Setup of violet:
// RandomNumberGenerator
module RandomNumberGenerator(clk, rst, load, key_x, seed_r, seed_g, seed_b, Rout, Gout, Bout, Key_ready);
    input wire clk;
    input wire rst;
    input wire load;                  
    input wire [15:0] key_x;          
    input wire [15:0] seed_r;         
    input wire [15:0] seed_g;
    input wire [15:0] seed_b;
    output reg [7:0] Rout;
    output reg [7:0] Gout;
    output reg [7:0] Bout;
    output reg Key_ready;
    wire Rout_bit;
    wire Gout_bit;
    wire Bout_bit;
    reg[15:0] Rlfsr;
    reg[15:0] Glfsr;
    reg[15:0] Blfsr;
    reg [2:0] bit_count;
    wire Rfeedback_lfsr;
    wire Gfeedback_lfsr;
    wire Bfeedback_lfsr;
    wire Rout_lfsr;
    wire Gout_lfsr;
    wire Bout_lfsr;
    reg signed [15:0] x; 
    reg signed [31:0] x_square; 
    reg signed [31:0] x_mult;  
    reg signed [15:0] x_next;
    wire out_chaotic;
    assign Rfeedback_lfsr = Rlfsr[15] ^ Rlfsr[13] ^ Rlfsr[12] ^ Rlfsr[10]; 
    assign Gfeedback_lfsr = Glfsr[15] ^ Glfsr[13] ^ Glfsr[12] ^ Glfsr[10]; 
    assign Bfeedback_lfsr = Blfsr[15] ^ Blfsr[13] ^ Blfsr[12] ^ Blfsr[10]; 
    assign Rout_lfsr = Rlfsr[15];
    assign Gout_lfsr = Glfsr[15];
    assign Bout_lfsr = Blfsr[15];
    assign out_chaotic = x_next[15];
    assign Rout_bit = Rout_lfsr ^ out_chaotic;
    assign Gout_bit = Gout_lfsr ^ out_chaotic;
    assign Bout_bit = Bout_lfsr ^ out_chaotic;
    always @(posedge clk or posedge rst) begin
        if (rst) begin
            Rlfsr <= 16'b0000000000000001;
            Glfsr <= 16'b0000000000000010;
            Blfsr <= 16'b0000000000000011;
            x <= 16'sh7EF0;                          
            Rout <= 8'b0;
            Gout <= 8'b0;
            Bout <= 8'b0;
            Key_ready <= 0;
            bit_count <=0;
            x_square <= 0;
            x_next <= 0;
            x_mult <= 0;
        end
        else if (load) begin
            Rlfsr <= seed_r;
            Glfsr <= seed_g;
            Blfsr <= seed_b;
            x <= key_x;
            Rout <= 8'b0;
            Gout <= 8'b0;
            Bout <= 8'b0;
            Key_ready <= 0;
            bit_count <=0;
  ...
Size in the first run: ~1700 cells after synthesis, about 140 flip-flops, roughly 92 I/O pins, roughly 14000 um2 of cells after synthesis.
clock: 5.03 ns
lec_check: 0
abc_area: 1
cap_margin: 20
core_margin: 2
core_utilization: 71
place_density: 0.37
setup_slack_margin: -0.36
slew_margin: 20
tns_end_percent: 5
run.sh (not shown) runs the stock make flow with config.mk's settings and CLKGATE_MAP_FILE=.
The flow completed for violet, but it is not clean: the layout still shows negative setup slack.
> inputs changed (violet -> indigo)
--- a/flow/config.mk
+++ b/flow/config.mk
@@ -7,9 +7,6 @@
 export LEC_CHECK = 0
-export ABC_AREA = 1
 export CAP_MARGIN = 20
 export CORE_MARGIN = 2
-export CORE_UTILIZATION = 71
-export PLACE_DENSITY = 0.37
-export SETUP_SLACK_MARGIN = -0.36
+export CORE_UTILIZATION = 65
 export SLEW_MARGIN = 20
-export TNS_END_PERCENT = 5
+export TNS_END_PERCENT = 75
==> flow/constraint.sdc <==
create_clock -name core_clock -period 7.31 [get_ports {clk}]
set_input_delay 1.4620 -clock core_clock [delete_from_list [all_inputs] [get_ports {clk}]]
set_output_delay 1.4620 -clock core_clock [all_outputs]
set_load 0.01 [all_outputs]
==> comparison <==
indigo was carried through to the last stage, and its layout satisfied the timing, design-rule and antenna checks. The global-route met2 utilization in indigo sits 16 points below the value recorded for violet. After synthesis and placement, the instance count of indigo is below that of violet. indigo reports a lower share of the core filled with cells than violet does. Summary of indigo over violet: global-route usage over all layers went down; post-place instance area fell by 13%; via count now smaller; routed wire length went down 49%; maximum frequency shrank by 1.8 MHz. indigo has portion of the layout cell area used by clock cells above what violet had.
Inputs modified between indigo and nickel:
--- a/flow/config.mk
+++ b/flow/config.mk
@@ -8,5 +8,6 @@
 export CAP_MARGIN = 20
+export CORE_ASPECT_RATIO = 0.5
 export CORE_MARGIN = 2
-export CORE_UTILIZATION = 65
+export CORE_UTILIZATION = 68
 export SLEW_MARGIN = 20
-export TNS_END_PERCENT = 75
+export TNS_END_PERCENT = 5
==> flow/constraint.sdc <==
create_clock -name core_clock -period 10.0 [get_ports {clk}]
set_input_delay 2.0000 -clock core_clock [delete_from_list [all_inputs] [get_ports {clk}]]
set_output_delay 2.0000 -clock core_clock [all_outputs]
set_load 0.01 [all_outputs]
- The layout overhead on the synthesized area of nickel is lower than that of indigo.
- Side by side, core utilization turned out higher in nickel than in indigo.
- Lower non-filler instance count after layout among nickel and indigo: nickel
- On tap cell instance count, the higher figure sits with indigo, not nickel.
Input changes introduced in pepper (baseline for comparison: nickel):
--- a/flow/config.mk
+++ b/flow/config.mk
@@ -7,7 +7,10 @@
 export LEC_CHECK = 0
-export CAP_MARGIN = 20
-export CORE_ASPECT_RATIO = 0.5
+export ABC_AREA = 1
+export CAP_MARGIN = 0
 export CORE_MARGIN = 2
-export CORE_UTILIZATION = 68
-export SLEW_MARGIN = 20
+export CORE_UTILIZATION = 23
+export CTS_CLUSTER_SIZE = 79
+export GPL_ROUTABILITY_DRIVEN = 0
+export HOLD_SLACK_MARGIN = 0.2
+export SLEW_MARGIN = 10
 export TNS_END_PERCENT = 5
Notes after the runs:
From nickel to pepper the numbers moved as follows: cell area +11%; worst setup slack went up. As of pepper, instance count of the mapped netlist had risen by more than a quarter compared to nickel.

* * *

RandomNumberGenerator again, from the RTL that the note above started with.
clock: 5.94 ns
lec_check: 0
abc_area: 1
cap_margin: 20
core_margin: 2
core_utilization: 72
cts_cluster_diameter: 202
hold_slack_margin: -0.1
place_density: 0.8
slew_margin: 20
Rerun with:
CTS_CLUSTER_DIAMETER = unset   (was 202)
CTS_CLUSTER_SIZE = 99   (was unset)
HOLD_SLACK_MARGIN = unset   (was -0.1)
PLACE_DENSITY = unset   (was 0.8)
SETUP_SLACK_MARGIN = -0.1   (was unset)
clock period = 5.69 ns   (was 5.94 ns; I/O delays follow)
Outcome:
- The changed run ran to the end with violations: negative setup slack
- routed wire length grows by 2.1%
- register-to-register slack degrades by 0.17 ns
- final cell count is about the same
- worst setup slack degrades by 0.17 ns
- clock-buffer cell count stays the same
- via count grows by 2.5%
- first-iteration DRC count grows by 28%
- non-clock buffer count grows by 4
Rerun with:
ABC_AREA = unset   (was 1)
CORE_UTILIZATION = 58   (was 72)
CTS_CLUSTER_SIZE = unset   (was 99)
SETUP_SLACK_MARGIN = unset   (was -0.1)
clock period = 5.03 ns   (was 5.69 ns; I/O delays follow)
Result: The new run ran to the end with violations: negative setup slack. Count of clock-buffer cells in the layout went down by 2. Cell count went down by about a fifth. Non-clock buffer count went up by 139.
Rerun with:
CORE_UTILIZATION = 40   (was 58)
CTS_CLUSTER_SIZE = 79   (was unset)
TNS_END_PERCENT = 5   (was unset)
clock period = 10.0 ns   (was 5.03 ns; I/O delays follow)
Result:
- The changed run produced a clean layout
- count of clock-buffer cells in the layout is higher by 2
- core utilization went down by 31 points
- via count falls by roughly a tenth
- first-iteration DRC count goes up by a quarter to a third
- cell area goes down by roughly a tenth
- synthesized cell count stays the same
- setup slack improves by 3.9 ns

* * *

Setup of the reference run:
Starting RTL as in the previous note.
## RandomNumberGenerator
module RandomNumberGenerator(clk, rst, load, key_x, seed_r, seed_g, seed_b, Rout, Gout, Bout, Key_ready);
clock: 5.42 ns
lec_check: 0
abc_area: 1
cap_margin: 20
cell_pad_in_sites_detail_placement: 0
cell_pad_in_sites_global_placement: 0
core_aspect_ratio: 0.91
core_margin: 2
core_utilization: 72
gpl_routability_driven: 1
gpl_timing_driven: 1
max_routing_layer: met5
min_routing_layer: met1
place_density: 0.78
slew_margin: 20
tns_end_percent: 100
The reference run: flow complete, layout not clean; failing: setup timing
Setup changes, the reference run to the trial run
- MAX_ROUTING_LAYER: met5 -> unset
- CELL_PAD_IN_SITES_DETAIL_PLACEMENT: 0 -> unset
- CORE_UTILIZATION: 72 -> 66
- GPL_ROUTABILITY_DRIVEN: 1 -> unset
- GPL_TIMING_DRIVEN: 1 -> unset
- PLACE_DENSITY: 0.78 -> unset
- ABC_AREA: 1 -> unset
- CELL_PAD_IN_SITES_GLOBAL_PLACEMENT: 0 -> unset
- MIN_ROUTING_LAYER: met1 -> unset
- CORE_ASPECT_RATIO: 0.91 -> unset
- TNS_END_PERCENT: 100 -> unset
- the clock period (ns, I/O delays scaled along): 5.42 -> 6.91
==> results <==
- Of the reference run and the trial run, just one finished clean: the trial run.
- Layout checks on the reference run: not met. Flow itself completed; violations: setup timing.
- Per the comparison of the trial run with the reference run, final area went down 0.0031 mm^2, final cell count moved down, average wire per standard cell saw a decrease, non-clock buffer count now smaller.
- Taking the reference run over the trial run, the aggregate routed wire length ratio works out to 2.0.
- On the trial run: top fanout value on the critical path is 11 higher than what the reference run gave.

* * *

RandomNumberGenerator again, from the RTL that the note above started with.
clock: 4.09 ns
lec_check: 0
abc_area: 0
cap_margin: 20
cell_pad_in_sites_global_placement: 1
core_aspect_ratio: 1.73
core_margin: 2
core_utilization: 40
cts_cluster_size: 56
gpl_timing_driven: 1
max_routing_layer: met4
setup_slack_margin: 0.34
slew_margin: 20
tns_end_percent: 90
The first run finished with negative setup slack left.
Change:
Settings changed: ABC_AREA 0 to unset, CELL_PAD_IN_SITES_GLOBAL_PLACEMENT 1 to unset, CORE_ASPECT_RATIO 1.73 to unset, CTS_CLUSTER_SIZE 56 to unset, GPL_TIMING_DRIVEN 1 to unset, MAX_ROUTING_LAYER met4 to unset, SETUP_SLACK_MARGIN 0.34 to unset, TNS_END_PERCENT 90 to unset.
Clock period 4.09 ns to 10.0 ns, I/O delays scaled along.
The changed run completed without violations.
Setup slack improves by 5.0 ns.
Routed wire length drops by 20%.
Die area barely changes.
Change:
Settings changed: ABC_AREA set to 1, CORE_ASPECT_RATIO set to 0.5, CTS_CLUSTER_DIAMETER set to 362, CTS_CLUSTER_SIZE set to 99, HOLD_SLACK_MARGIN set to -0.09, PLACE_DENSITY_LB_ADDON set to 0.28, SETUP_SLACK_MARGIN set to 2.61, SLEW_MARGIN 20 to 5, TNS_END_PERCENT set to 20.
The changed run ran to the end with no violations.
Utilization shrinks by 0.11 points.
Die size grows by a little under a tenth.
Sequential share of layout area shrinks by 1.4 points.
Register-to-register slack improved by 0.63 ns.
First-iteration DRC count grows by a few percent.
Worst hold slack got worse by 0.0057 ns.
Global-route usage grows by 0.99 points.
Clock-buffer cell count shrinks by 1.
Non-clock buffer count grows by 3.
Change:
Settings changed: ABC_AREA 1 to unset, CORE_MARGIN 2 to 8, CORE_UTILIZATION 40 to 58, CTS_CLUSTER_DIAMETER 362 to unset, CTS_CLUSTER_SIZE 99 to unset, HOLD_SLACK_MARGIN -0.09 to unset, PLACE_DENSITY_LB_ADDON 0.28 to unset, SETUP_SLACK_MARGIN 2.61 to 1.62, SLEW_MARGIN 5 to 20, TNS_END_PERCENT 20 to 5.
Result:
- clock skew went up by 0.011 ns
- die size came out lower by 24%
- critical path depth went down by 3
- wire length decreases by 12%
- setup slack gets worse by 1.0 ns
- design area decreases by 6.9%
- global-route usage rose by 2.7 points
- register-to-register slack degrades by 1.0 ns
- utilization came out higher by 22 points

* * *

== JK ==
Starting RTL as in the previous note.
Settings: LEC_CHECK=0, ABC_AREA=1, CAP_MARGIN=20, CORE_ASPECT_RATIO=0.91, CORE_MARGIN=2, CORE_UTILIZATION=71, PLACE_DENSITY_LB_ADDON=0.23, SETUP_SLACK_MARGIN=1.46, SLEW_MARGIN=20, TNS_END_PERCENT=5; clock period 5.03 ns.
JK: flow complete, layout not clean; failing: setup timing
The inputs of MS differ from those of JK as listed below.
==> flow/config.mk <==
export PLATFORM = sky130hd
export DESIGN_NAME = RandomNumberGenerator
export DESIGN_NICKNAME = RandomNumberGenerator
export VERILOG_FILES = /design/flow/design.v
export SDC_FILE = /design/flow/constraint.sdc
export NUM_CORES = 4
export LEC_CHECK = 0
export CAP_MARGIN = 20
export CORE_MARGIN = 2
export CORE_UTILIZATION = 64
export SLEW_MARGIN = 20
==> flow/constraint.sdc <==
create_clock -name core_clock -period 6.76 [get_ports {clk}]
set_input_delay 1.3520 -clock core_clock [delete_from_list [all_inputs] [get_ports {clk}]]
set_output_delay 1.3520 -clock core_clock [all_outputs]
set_load 0.01 [all_outputs]
==> results <==
Per the final summary, MS finished and its layout is clean on timing, DRC and antenna. Taking JK as the reference, in MS smallest hold slack fell by 0.0036 ns; final worst setup slack rose by 1.60 ns; first-pass GRT wire length fell by 35%. Diff MS and JK: utilization lower in MS. Run comparison: JK source of the critical timing path x[2]; MS source of the critical timing path x[15]. MS vs JK: global-route usage down in MS. Summary of MS over JK: routed wire length lower; maximum clock skew at final layout higher; non-clock buffer count lower. Summary of the comparison: post-detailed-placement cell area is lower in MS, relative to JK.

* * *

## run 1
Starting RTL as in the previous note.
clock: 4.91 ns
lec_check: 0
abc_area: 0
cap_margin: 20
cell_pad_in_sites_detail_placement: 2
cell_pad_in_sites_global_placement: 1
core_aspect_ratio: 0.67
core_margin: 2
core_utilization: 66
cts_cluster_size: 20
gpl_routability_driven: 0
gpl_timing_driven: 1
max_routing_layer: met5
min_routing_layer: met2
place_density: 0.74
setup_slack_margin: 1.33
slew_margin: 20
tns_end_percent: 50
Status(run 1) = ERROR, stage = 3_5_place_dp
Relative to run 1, the following input files were edited for run 2:
- PLACE_DENSITY: 0.74 -> unset
- MIN_ROUTING_LAYER: met2 -> unset
- CORE_ASPECT_RATIO: 0.67 -> unset
- GPL_ROUTABILITY_DRIVEN: 0 -> unset
- TNS_END_PERCENT: 50 -> 90
- CORE_UTILIZATION: 66 -> 40
- CTS_CLUSTER_SIZE: 20 -> unset
- HOLD_SLACK_MARGIN: unset -> 0.27
- MAX_ROUTING_LAYER: met5 -> unset
- CELL_PAD_IN_SITES_DETAIL_PLACEMENT: 2 -> unset
- GPL_TIMING_DRIVEN: 1 -> 0
- SETUP_SLACK_MARGIN: 1.33 -> unset
- the clock period (ns, I/O delays scaled along): 4.91 -> 10.0
--- outcome ---
- Diff run 2..run 1 | number of library cell types mapped by synthesis | unchanged
- Width of the die: run 2 > run 1
- Run 2: done, clean on timing, DRC and antenna
- Delta (run 2 minus run 1): die area up 63%, number of core rows increased by 24 relative to the old numbers.
- Run 2 vs run 1 — die span in y rose 55%.
diff inputs: run 2 => run 3
- putting PLACE_DENSITY_LB_ADDON at 0.3 where nothing was set
- putting CTS_CLUSTER_DIAMETER at 218 where nothing was set
- swapping 90 for 5 in TNS_END_PERCENT
- putting CORE_ASPECT_RATIO at 0.5 where nothing was set
- putting CTS_CLUSTER_SIZE at 98 where nothing was set
- clearing HOLD_SLACK_MARGIN, which used to be 0.27
- swapping 40 for 68 in CORE_UTILIZATION
- clearing GPL_TIMING_DRIVEN, which used to be 0
- clearing ABC_AREA, which used to be 0
- clearing CELL_PAD_IN_SITES_GLOBAL_PLACEMENT, which used to be 1
Notes after the runs:
Re fraction of area in clock buffers and inverters: run 3 is 0.21 points down on run 2. Run 3 against run 2: endpoint required time on the critical path shows no meaningful change, critical path depth shows no meaningful change.
--- input diff run 3..run 4 ---
- a change of PLACE_DENSITY_LB_ADDON from 0.3 to 0.02
- a change of CORE_UTILIZATION from 68 to 58
- a deleted CTS_CLUSTER_DIAMETER that had been 218
- a change of CAP_MARGIN from 20 to 0
- a change of CORE_MARGIN from 2 to 8
- an added SETUP_SLACK_MARGIN of -0.99
- a deleted CTS_CLUSTER_SIZE that had been 98
Findings:
- Relative to run 3, vias after detailed routing decreased by 376 in run 4.
- Comparing run 4 and run 3, count of fill cells added during filler insertion is higher on run 4.
- Comparing run 4 with run 3, the clock-cell share of area came out essentially unchanged.
- Changes observed in run 4 relative to run 3: total length of routed met3 wires decreased by about 28% relative to the old numbers, first-iteration DRC count decreased by 150 relative to the old numbers, global-route wire length before repair decreased by 2300 µm relative to the old numbers.
